## v34
Design riscv, start of the top module:
module riscv #(
    parameter logic[31:0] BootVector = 32'h0000_0000
)(
    input logic clk,
    input logic reset,
    output logic halted,
    input logic unhalt,
    output logic[31:0] i_addr,
    input logic[31:0] i_data,
    output logic[31:0] d_addr,
    output logic[31:0] d_wdata,
    output logic[3:0] d_wstrb,
    input logic[31:0] d_rdata
);
    logic[31:0] instr_f;
    logic[31:0] pc_f;
    logic[31:0] pc4_f;
    logic[31:0] instr_d;
    logic[31:0] pc_d;
    logic[31:0] pc4_d;
    logic[2:0] mem_size_d;
    logic mem_write_d;
    logic mem_read_d;
    logic rd_valid_d;
    logic[1:0] exec_sel_d;
    logic[2:0] flow_ctrl_d;
    logic[3:0] alsu_func_d;
    logic[1:0] src_sel_d;
    logic[3:0] fwd_sel_d;
    logic[4:0] rd_d;
    logic[31:0] reg_a_d;
    logic[31:0] reg_b_d;
    logic[31:0] imm_d;
    logic[31:0] pc_imm_d;
    logic jump_d;
    logic[2:0] mem_size_e;
    logic mem_write_e;
    logic mem_read_e;
    logic rd_valid_e;
    logic[1:0] exec_sel_e;
    logic[2:0] flow_ctrl_e;
    logic[3:0] alsu_func_e;
    logic[1:0] src_sel_e;
    logic[3:0] fwd_sel_e;
    logic[4:0] rd_e;
    logic[31:0] reg_a_e;
    logic[31:0] reg_b_e;
    logic[31:0] imm_e;
    logic[31:0] pc_imm_e;
    logic[31:0] pc_e;
    logic[31:0] pc4_e;
    logic[31:0] exec_res_e;
    logic[31:0] fwd_b_e;
    logic[1:0] pc_sel_e;
    logic[31:0] alsu_res_e;
    logic[2:0] mem_size_m;
    logic mem_write_m;
    logic mem_read_m;
    logic rd_valid_m;
    logic[4:0] rd_m;
    logic[31:0] exec_res_m;
    logic[31:0] fwd_b_m;
    logic[31:0] reg_d_m;
    logic rd_valid_w;
    logic[4:0] rd_w;
    logic[31:0] reg_d_w;
    logic stall;
    logic flush;
  ...
For scale: roughly 5300 cells after synthesis, about 1500 flip-flops, roughly 170 I/O pins, about 78000 um2 of cells after synthesis.
clock: 10.0 ns
lec_check: 0
cap_margin: 20
cell_pad_in_sites_detail_placement: 2
core_margin: 2
core_utilization: 40
cts_cluster_diameter: 191
max_routing_layer: met4
setup_slack_margin: 2.78
slew_margin: 40
run.sh (not shown) runs the stock make flow with config.mk's settings and CLKGATE_MAP_FILE=.
Changes in v14 relative to v34:
Settings: putting MIN_ROUTING_LAYER at met1 where nothing was set; putting CORE_ASPECT_RATIO at 1.59 where nothing was set; putting GPL_TIMING_DRIVEN at 0 where nothing was set; putting HOLD_SLACK_MARGIN at -0.02 where nothing was set; putting ABC_AREA at 1 where nothing was set.
==> results <==
- v14: aborted in global routing (tool error)
- Chip area in the Yosys report, v14 vs v34: up slightly
- Lower post-placement cell area goes to v34 over v14.
- Compared to v34, v14 has worst-case clock buffer depth 1 higher.
- | detailed placement HPWL | v14 vs v34 | worse |
- Compared with v34, in v14 average size of a mapped cell shows a reduction of 39%; synthesized cell count increased by 67% relative to the old numbers; area of the core region rose about 1.9%.
- Looking at v14 and v34, the arithmetic-cell share of the synthesized area counting full adders, half adders and majority gates is a wash.
Inputs modified between v14 and v30:
Settings: removing CTS_CLUSTER_DIAMETER (formerly 191); removing GPL_TIMING_DRIVEN (formerly 0); removing CELL_PAD_IN_SITES_DETAIL_PLACEMENT (formerly 2); removing MAX_ROUTING_LAYER (formerly met4); removing SETUP_SLACK_MARGIN (formerly 2.78); removing HOLD_SLACK_MARGIN (formerly -0.02); changing CORE_UTILIZATION from 40 to 44; removing MIN_ROUTING_LAYER (formerly met1); changing SLEW_MARGIN from 40 to 20; removing CORE_ASPECT_RATIO (formerly 1.59); removing ABC_AREA (formerly 1); changing the clock period (ns, I/O delays scaled along) from 10.0 to 8.2.
Findings:
Adder and majority cell fraction of the synthesized area: v30 vs v14, no meaningful difference. For number of placed cells counting well taps, dividing the value from v14 by the value from v30 gives 1.6. The remaining runs in v14 and v30 completed every stage, whereas v14 halted early. v14 terminated abnormally: global routing reported GRT-0116. v30 vs v14 — routability congestion estimate dropped by more than 10%.
The following lists how v15 was set up differently from v30:
Settings: a change of CORE_UTILIZATION from 44 to 72; an added CTS_CLUSTER_SIZE of 96; an added CTS_CLUSTER_DIAMETER of 394; a change of the clock period (ns, I/O delays scaled along) from 8.2 to 4.7.
==> results <==
- Routability congestion estimate (v15 vs. v30) increases by a few percent
- v15 vs v30: detailed-placement wirelength estimate up by more than a quarter
- Instance count of the mapped netlist came out exactly the same in v15 and v30.
- v15 vs v30 — number of cell rows dropped by more than 10%
- Of v15 and v30, the lower total clock buffers created by CTS belongs to v15.
- As the logs show, v15 stopped at global routing after a tool error, so it never reached the end of the flow.
- Yosys synthesis chip area: v30 vs v15, no meaningful difference
- The higher starting density of the core came out of v15.
- | pre-CTS setup slack | lower: v15 |
- Height of the die on v15 is down relative to v30.
- v15 against v30; die size is down by more than a quarter.


riscv again, from the RTL that the note above started with.
clock: 5.11 ns
lec_check: 0
cap_margin: 20
core_margin: 2
core_utilization: 59
cts_cluster_size: 14
setup_slack_margin: 1.28
slew_margin: 20
The baseline finished but failed the layout checks on negative setup slack.
==> next run, changes <==
Settings changed: CORE_UTILIZATION 59 to 71, CTS_CLUSTER_SIZE 14 to default, MAX_ROUTING_LAYER from default to met4, SETUP_SLACK_MARGIN 1.28 to default.
Clock period 5.11 ns to 8.4 ns, I/O delays scaled along.
The new run failed in global routing (5_1_grt), error GRT-0116; die size falls by 17%; synthesized cell count does not change; synthesized area is unchanged.
==> next run, changes <==
Settings changed: CORE_UTILIZATION 71 to 56, MAX_ROUTING_LAYER met4 to default.
Clock period 8.4 ns to 5.44 ns, I/O delays scaled along.
Outcome: The changed run finished but fails on negative setup slack; synthesized area does not change; synthesized cell count is unchanged; die size increases by a quarter to a third.
==> next run, changes <==
Settings changed: CORE_UTILIZATION 56 to 40.
Clock period 5.44 ns to 8.2 ns, I/O delays scaled along.
After rerunning: This time the run completed without violations; synthesized cell count does not change; utilization fell by 24 points; total power came out lower by 39%; cell area went down by 7.8%; global-route usage went down by 14 points; wire length went down by 3.8%; clock-buffer cell count went up by 20; clock power falls by 36%.
==> next run, changes <==
Settings changed: CORE_UTILIZATION 40 to 71, CTS_CLUSTER_SIZE from default to 36, SETUP_SLACK_MARGIN from default to 1.74.
Clock period 8.2 ns to 5.95 ns, I/O delays scaled along.
This time the run aborted during global routing (5_1_grt).
Synthesized area does not change.
Die area goes down by 43%.
Synthesized cell count stays the same.
==> next run, changes <==
Settings changed: CORE_UTILIZATION 71 to 32, CTS_CLUSTER_SIZE 36 to default, SETUP_SLACK_MARGIN 1.74 to default.
Clock period 5.95 ns to 13.2 ns, I/O delays scaled along.
Now the flow finished with timing, DRC and antenna clean.
Die size came out higher by 120%.
Synthesized area is unchanged.
Synthesized cell count stays the same.


riscv again, from the RTL that the note above started with.
// riscv
module riscv #(
    parameter logic[31:0] BootVector = 32'h0000_0000
)(
    input logic clk,
    input logic reset,
    output logic halted,
    input logic unhalt,
    output logic[31:0] i_addr,
    input logic[31:0] i_data,
    output logic[31:0] d_addr,
    output logic[31:0] d_wdata,
    output logic[3:0] d_wstrb,
    input logic[31:0] d_rdata
);
    logic[31:0] instr_f;
    logic[31:0] pc_f;
    logic[31:0] pc4_f;
    logic[31:0] instr_d;
    logic[31:0] pc_d;
    logic[31:0] pc4_d;
    logic[2:0] mem_size_d;
    logic mem_write_d;
    logic mem_read_d;
    logic rd_valid_d;
    logic[1:0] exec_sel_d;
    logic[2:0] flow_ctrl_d;
    logic[3:0] alsu_func_d;
    logic[1:0] src_sel_d;
    logic[3:0] fwd_sel_d;
    logic[4:0] rd_d;
    logic[31:0] reg_a_d;
    logic[31:0] reg_b_d;
    logic[31:0] imm_d;
    logic[31:0] pc_imm_d;
    logic jump_d;
    logic[2:0] mem_size_e;
    logic mem_write_e;
    logic mem_read_e;
    logic rd_valid_e;
    logic[1:0] exec_sel_e;
    logic[2:0] flow_ctrl_e;
    logic[3:0] alsu_func_e;
    logic[1:0] src_sel_e;
    logic[3:0] fwd_sel_e;
    logic[4:0] rd_e;
    logic[31:0] reg_a_e;
    logic[31:0] reg_b_e;
    logic[31:0] imm_e;
    logic[31:0] pc_imm_e;
    logic[31:0] pc_e;
    logic[31:0] pc4_e;
    logic[31:0] exec_res_e;
    logic[31:0] fwd_b_e;
    logic[1:0] pc_sel_e;
    logic[31:0] alsu_res_e;
    logic[2:0] mem_size_m;
    logic mem_write_m;
    logic mem_read_m;
    logic rd_valid_m;
    logic[4:0] rd_m;
    logic[31:0] exec_res_m;
    logic[31:0] fwd_b_m;
    logic[31:0] reg_d_m;
    logic rd_valid_w;
    logic[4:0] rd_w;
    logic[31:0] reg_d_w;
    logic stall;
    logic flush;
    logic system;
    logic misaligned_pc;
    logic misaligned_addr;
    fetch_stage fetch(.*);
    fd_reg fd_reg(.*);
    decode_stage decode(.*);
    de_reg de_reg(.*);
    execute_stage execute(.*);
    em_reg em_reg(.*);
    memory_stage memory(.*);
    mw_reg mw_reg(.*);
    halt_ctrl halt_ctrl(.*);
endmodule
export LEC_CHECK = 0
export CAP_MARGIN = 25
export CELL_PAD_IN_SITES_DETAIL_PLACEMENT = 0
export CELL_PAD_IN_SITES_GLOBAL_PLACEMENT = 0
export CORE_MARGIN = 2
export CORE_UTILIZATION = 70
export CTS_CLUSTER_DIAMETER = 60
export CTS_CLUSTER_SIZE = 43
export GPL_ROUTABILITY_DRIVEN = 1
export GPL_TIMING_DRIVEN = 1
export MIN_ROUTING_LAYER = met1
export SETUP_SLACK_MARGIN = 1.54
export SLEW_MARGIN = 25
export TNS_END_PERCENT = 80
create_clock -name core_clock -period 5.18 [get_ports {clk}]
The first run failed in 5_1_grt (GRT-0116).
Edit:
==> flow/config.mk (replaced) <==
export PLATFORM = sky130hd
export DESIGN_NAME = riscv
export DESIGN_NICKNAME = riscv
export VERILOG_FILES = /design/flow/design.v
export SDC_FILE = /design/flow/constraint.sdc
export NUM_CORES = 4
export LEC_CHECK = 0
export CAP_MARGIN = 20
export CORE_MARGIN = 2
export CORE_UTILIZATION = 68
export CTS_CLUSTER_SIZE = 36
export SETUP_SLACK_MARGIN = 1.54
export SLEW_MARGIN = 20
==> flow/constraint.sdc (replaced) <==
create_clock -name core_clock -period 5.29 [get_ports {clk}]
set_input_delay 1.0580 -clock core_clock [delete_from_list [all_inputs] [get_ports {clk}]]
set_output_delay 1.0580 -clock core_clock [all_outputs]
set_load 0.01 [all_outputs]
The new run did not get past 5_1_grt.
Synthesized cell count stays the same.
Area after synthesis stays the same.
Die size grows by 2.9%.
Power figures rest on the tool's default switching activity, not on a simulated workload.
